// sdram_logger
module sdram_logger (
    input         clk,           
    input         rst_n,         
    input  [23:0] timestamp,     
    input  [79:0] geig_data,     
    input  [79:0] mag_data,      
    input         next_byte,     
    input  [15:0] sdram_dq_in,   
    output [15:0] sdram_dq_out,  
    output        sdram_dq_oe,   
    output [12:0] sdram_a,
    output [1:0]  sdram_ba,
    output        sdram_clk_en,
    output        sdram_cke,
    output        sdram_cs,
    output        sdram_ras,
    output        sdram_cas,
    output        sdram_we,
    output        sdram_dqml,
    output        sdram_dqmu,
    output [7:0]  byte_out       
);
clock: 7.25 ns
lec_check: 0
abc_area: 0
cap_margin: 15
cell_pad_in_sites_detail_placement: 0
cell_pad_in_sites_global_placement: 0
core_aspect_ratio: 0.92
core_margin: 2
core_utilization: 72
cts_cluster_size: 14
gpl_routability_driven: 1
hold_slack_margin: -0.09
max_routing_layer: met5
place_density: 0.95
setup_slack_margin: -0.01
slew_margin: 20
run.sh (not shown) runs the stock make flow with config.mk's settings and CLKGATE_MAP_FILE=.
The starting point produced a layout that fails on negative setup slack.
==> next run, changes <==
CAP_MARGIN = 10   (was 15)
CORE_UTILIZATION = 69   (was 72)
CTS_CLUSTER_SIZE = 37   (was 14)
GPL_ROUTABILITY_DRIVEN = 0   (was 1)
HOLD_SLACK_MARGIN = 0.28   (was -0.09)
PLACE_DENSITY = not set   (was 0.95)
SETUP_SLACK_MARGIN = not set   (was -0.01)
clock period = 6.42 ns   (was 7.25 ns; I/O delays follow)
What happened: The changed run finished with negative setup slack left. Wire length went down by 8.5%. Power went up by 15%. Die size went up by 4.3%. Synthesized cell count stays the same. Cell area went up by 1.9%. First-iteration DRC count went down by 21%. Sequential share of layout area went down by 0.84 points. Global-route usage went down by 5.5 points. Area after synthesis does not change. Hold slack stays flat.
==> next run, changes <==
ABC_AREA = not set   (was 0)
CAP_MARGIN = 20   (was 10)
CELL_PAD_IN_SITES_DETAIL_PLACEMENT = not set   (was 0)
CELL_PAD_IN_SITES_GLOBAL_PLACEMENT = not set   (was 0)
CORE_ASPECT_RATIO = not set   (was 0.92)
CORE_UTILIZATION = 40   (was 69)
CTS_CLUSTER_SIZE = not set   (was 37)
GPL_ROUTABILITY_DRIVEN = not set   (was 0)
HOLD_SLACK_MARGIN = not set   (was 0.28)
MAX_ROUTING_LAYER = not set   (was met5)
clock period = 14.0 ns   (was 6.42 ns; I/O delays follow)
What happened: With this change the flow completed with no timing, DRC or antenna violations; wire length decreases by about 1.4%; global-route usage decreases by 17 points; cell count increases by 7.8%; core utilization decreases by 36 points; die area increases by about 70%; via count decreases by about 9%.
==> next run, changes <==
ABC_AREA = 1   (was not set)
CAP_MARGIN = 5   (was 20)
CTS_CLUSTER_DIAMETER = 289   (was not set)
CTS_CLUSTER_SIZE = 13   (was not set)
MAX_ROUTING_LAYER = met4   (was not set)
TNS_END_PERCENT = 40   (was not set)
What happened:
- setup slack is better by 0.32 ns
- hold slack is better by 0.028 ns
- total power goes down by roughly a tenth
- die size goes down slightly
- wire length came out lower by a few percent
- flip-flop count does not change
==> next run, changes <==
ABC_AREA = not set   (was 1)
CAP_MARGIN = 0   (was 5)
CORE_UTILIZATION = 71   (was 40)
CTS_CLUSTER_DIAMETER = not set   (was 289)
CTS_CLUSTER_SIZE = 34   (was 13)
MAX_ROUTING_LAYER = not set   (was met4)
TNS_END_PERCENT = not set   (was 40)
clock period = 7.25 ns   (was 14.0 ns; I/O delays follow)
This time the run completed, yet does not pass: negative setup slack.
Design area grows by 3.0%.
Utilization grows by 38 points.
Final cell count shrinks by 20%.
Worst hold slack stays flat.
Non-clock buffer count grows by 82.
Count of clock-buffer cells in the layout shrinks by 2.
Critical path depth shrinks by 8.

========
v47:
Starting RTL as in the previous note.
Design sdram_logger, start of the top module:
module sdram_logger (
    input         clk,           
    input         rst_n,         
    input  [23:0] timestamp,     
    input  [79:0] geig_data,     
    input  [79:0] mag_data,      
    input         next_byte,     
    input  [15:0] sdram_dq_in,   
    output [15:0] sdram_dq_out,  
    output        sdram_dq_oe,   
    output [12:0] sdram_a,
    output [1:0]  sdram_ba,
    output        sdram_clk_en,
    output        sdram_cke,
    output        sdram_cs,
    output        sdram_ras,
    output        sdram_cas,
    output        sdram_we,
    output        sdram_dqml,
    output        sdram_dqmu,
    output [7:0]  byte_out       
);
export LEC_CHECK = 0
export ABC_AREA = 1
export CAP_MARGIN = 0
export CELL_PAD_IN_SITES_DETAIL_PLACEMENT = 1
export CELL_PAD_IN_SITES_GLOBAL_PLACEMENT = 0
export CORE_ASPECT_RATIO = 1.59
export CORE_MARGIN = 5
export CORE_UTILIZATION = 40
export CTS_CLUSTER_SIZE = 94
export GPL_ROUTABILITY_DRIVEN = 1
export GPL_TIMING_DRIVEN = 0
export MAX_ROUTING_LAYER = met4
export MIN_ROUTING_LAYER = met1
export PLACE_DENSITY_LB_ADDON = 0.15
export SETUP_SLACK_MARGIN = 1.56
export SLEW_MARGIN = 15
export TNS_END_PERCENT = 90
create_clock -name core_clock -period 7.76 [get_ports {clk}]
v47 closes out successfully: all stages finished, all timing, DRC and antenna checks passed.
Changes in v27 relative to v47:
Settings: CORE_ASPECT_RATIO now 0.92, was 1.59; CORE_MARGIN now 2, was 5; CELL_PAD_IN_SITES_DETAIL_PLACEMENT now 0, was 1; PLACE_DENSITY_LB_ADDON no longer set, was 0.15; MIN_ROUTING_LAYER no longer set, was met1; SETUP_SLACK_MARGIN now -0.01, was 1.56; GPL_ROUTABILITY_DRIVEN now 0, was 1; PLACE_DENSITY now 0.66, previously not set; MAX_ROUTING_LAYER now met5, was met4; CORE_UTILIZATION now 72, was 40; TNS_END_PERCENT no longer set, was 90; CAP_MARGIN now 15, was 0; GPL_TIMING_DRIVEN no longer set, was 0; SLEW_MARGIN now 20, was 15; ABC_AREA now 0, was 1; CTS_CLUSTER_SIZE now 37, was 94.
==> results <==
v27 completed end to end; final checks failed (setup timing). v27 against v47: post-layout instance area now smaller; number of antenna cells inserted now larger; hold slack comparable; final setup skew comparable. Going from v47 to v27, tally of non-filler cells in the final layout shrinks by 1390. The total power of the final layout in v27 is 0.927 times that in v47.
## Diff of input files: v31 against v27
Settings: swapping 72 for 70 in CORE_UTILIZATION; clearing SETUP_SLACK_MARGIN, which used to be -0.01; clearing MAX_ROUTING_LAYER, which used to be met5; clearing CORE_ASPECT_RATIO, which used to be 0.92; clearing CELL_PAD_IN_SITES_DETAIL_PLACEMENT, which used to be 0; clearing GPL_ROUTABILITY_DRIVEN, which used to be 0; clearing CELL_PAD_IN_SITES_GLOBAL_PLACEMENT, which used to be 0; clearing PLACE_DENSITY, which used to be 0.66; swapping 37 for 33 in CTS_CLUSTER_SIZE; clearing ABC_AREA, which used to be 0; swapping 7.76 for 7.25 in the clock period (ns, I/O delays scaled along).
==> results <==
| v31 | all stages done | FAIL | setup timing |
As far as number of sequential storage elements goes, v31 and v27 are indistinguishable; the numbers are identical.
In v31 relative to v27, clock buffer count from CTS had gone up by a few percent.
v27 and v31 ended up with roughly the same clock latency on the worst-skew pair.
Compared to v27, v31 has die width 2.7% lower.
Wire length of the first global-routing pass ends up lower on v27.
Comparing v27 and v31, number of iterations in the first detailed-routing pass is higher on v27.
The count of plain and timing-repair buffers reported for v31 is greater than that of v27 by 26.
v31: number of buffers inserted to repair setup after CTS is 1 lower than what v27 reported.
What v35 does differently from v31 at the input level:
Settings: CTS_CLUSTER_DIAMETER newly set to 26; SETUP_SLACK_MARGIN newly set to 1.73; CORE_UTILIZATION changed from 70 to 72.
### Flow results
v35 is listed as incomplete: the tool reported an error in 5_1_grt and the run ended there. Looking at clock buffer count from CTS, v35 sits 97% above v31. The H-tree depth number comes out lower for v31 vs v35. Going from v31 to v35, die area shrank by a few percent. On total setup buffers inserted after CTS, the lower figure sits with v31, not v35. Total core area on v35 is ahead of v31. Relative to v31, the number of instances in the placed design of v35 is lower by 0.72%. v35 against v31; vertical die dimension is down slightly. v35 vs v31, number of cells upsized or downsized after cts went up by 267.
### v35 -> v1
Settings: SETUP_SLACK_MARGIN: 1.73 -> 0.95; CTS_CLUSTER_DIAMETER: 26 -> unset.
Notes after the runs:
- Status(v35) = ERROR, stage = 5_1_grt
- v1 -> stages 100% | layout checks FAIL | setup timing
- Cmp v1 vs v35: post-detailed-placement half-perimeter wirelength lower in v1
- Re die area: no difference whatsoever between v35 and v1.
- v1 vs v35: placed cell count up slightly
### v1 -> v30
Settings: TNS_END_PERCENT now 5, previously not set; CAP_MARGIN now 0, was 15; SETUP_SLACK_MARGIN now 2.11, was 0.95; CTS_CLUSTER_SIZE now 34, was 33; CORE_UTILIZATION now 71, was 72; CTS_CLUSTER_DIAMETER now 29, previously not set.
- Any difference in synthesized cell count between v1 and v30 is small enough to ignore.
- Delta (v30 minus v1): effective utilization at floorplan moved down; number of buffers inserted to repair setup after CTS moved down.
- Comparing v30 with v1, the number of clock sinks came out essentially unchanged.
- v30 failed in 5_1_grt with ODB-0269.
- Core footprint: higher on v30
- Compared with v1, in v30 number of nets at floorplan roughly the same, die boundary height went up by about 0.7%, worst-case setup slack after placement dropped 0.024 ns.
Power and IR drop assume default switching activity.
